## iir_variable_filter
module iir_variable_filter
#(
    parameter DATA_IN_WIDTH  = 16,
    parameter DATA_OUT_WIDTH = 32,
    parameter TAP_WIDTH      = 16,
    parameter FF_TAP_COUNT   = 4,
    parameter FB_TAP_COUNT   = 3,
    parameter NUM_LP_FILTERS = 20
)
(
    input  wire                               clk,
    input  wire                               reset_n,
    input  wire        [8:0]                  filter_index,
    input  wire signed [DATA_IN_WIDTH-1:0]    data_in,
    output wire signed [DATA_OUT_WIDTH-1:0]   data_out
);
export LEC_CHECK = 0
export CAP_MARGIN = 35
export CELL_PAD_IN_SITES_GLOBAL_PLACEMENT = 1
export CORE_ASPECT_RATIO = 0.55
export CORE_MARGIN = 6
export CORE_UTILIZATION = 49
export CTS_CLUSTER_DIAMETER = 137
export GPL_ROUTABILITY_DRIVEN = 1
export GPL_TIMING_DRIVEN = 1
export HOLD_SLACK_MARGIN = -0.07
export MAX_ROUTING_LAYER = met4
export MIN_ROUTING_LAYER = met1
export PLACE_DENSITY_LB_ADDON = 0.0
export SETUP_SLACK_MARGIN = -1.39
export SLEW_MARGIN = 25
export TNS_END_PERCENT = 95
create_clock -name core_clock -period 22.1 [get_ports {clk}]
run.sh (not shown) runs the stock make flow with config.mk's settings and CLKGATE_MAP_FILE=.
The starting point completed without violations.
Next try:
- CAP_MARGIN: 35 -> 20
- CELL_PAD_IN_SITES_GLOBAL_PLACEMENT: 1 -> not set
- CORE_ASPECT_RATIO: 0.55 -> not set
- CORE_MARGIN: 6 -> 2
- CORE_UTILIZATION: 49 -> 65
- CTS_CLUSTER_DIAMETER: 137 -> not set
- GPL_ROUTABILITY_DRIVEN: 1 -> not set
- HOLD_SLACK_MARGIN: -0.07 -> 0.24
- PLACE_DENSITY_LB_ADDON: 0.0 -> not set
- SETUP_SLACK_MARGIN: -1.39 -> not set
- SLEW_MARGIN: 25 -> 5
- TNS_END_PERCENT: 95 -> 25
- clock period: 22.1 -> 11.3 ns (I/O delays scaled with it)
This time the run finished but failed the layout checks on negative setup slack; via count goes up by 5.5%; clock-buffer cell count goes down by 10; cell area goes up by 6.5%; die size goes down by 28%.
Next try:
- CORE_UTILIZATION: 65 -> 64
- GPL_TIMING_DRIVEN: 1 -> not set
- HOLD_SLACK_MARGIN: 0.24 -> not set
- MAX_ROUTING_LAYER: met4 -> not set
- MIN_ROUTING_LAYER: met1 -> not set
- SLEW_MARGIN: 5 -> 20
- TNS_END_PERCENT: 25 -> not set
- clock period: 11.3 -> 4.77 ns (I/O delays scaled with it)
=> The changed run reached the layout checks and failed them: negative setup slack. Synthesized cell count is unchanged. Clock skew is about the same. Clock-buffer cell count falls by 3. Global-route usage falls by 2.2 points. Worst hold slack gets worse by 0.16 ns. Cell count goes up by 3.8%. Core utilization climbs by 1.7 points.
Next try:
- CORE_UTILIZATION: 64 -> 9
- clock period: 4.77 -> 16.0 ns (I/O delays scaled with it)
Result:
- The new run went through all stages and came out clean
- clock skew hardly moves
- area after synthesis is unchanged
- global-route usage falls by 38 points
- sequential cell count is unchanged
- clock-buffer cell count increases by 2
Next try:
- CORE_UTILIZATION: 9 -> 71
- HOLD_SLACK_MARGIN: not set -> -0.09
- clock period: 16.0 -> 12.5 ns (I/O delays scaled with it)
Now the flow finished but fails on negative setup slack.
Design area shrinks by about 7%.
Synthesized area is unchanged.
First-iteration DRC count rises by about 40%.
Wire length climbs by about 0.7%.
Die area goes down by 87%.
Global-route usage is higher by 42 points.
Next try:
- CORE_UTILIZATION: 71 -> 60
- HOLD_SLACK_MARGIN: -0.09 -> not set
- clock period: 12.5 -> 14.7 ns (I/O delays scaled with it)
The new run produced a clean layout.
Design area fell by a few percent.
Count of clock-buffer cells in the layout does not change.
Cell count rose slightly.
Utilization fell by 14 points.
Via count fell by a few percent.
First-iteration DRC count fell by a quarter to a third.
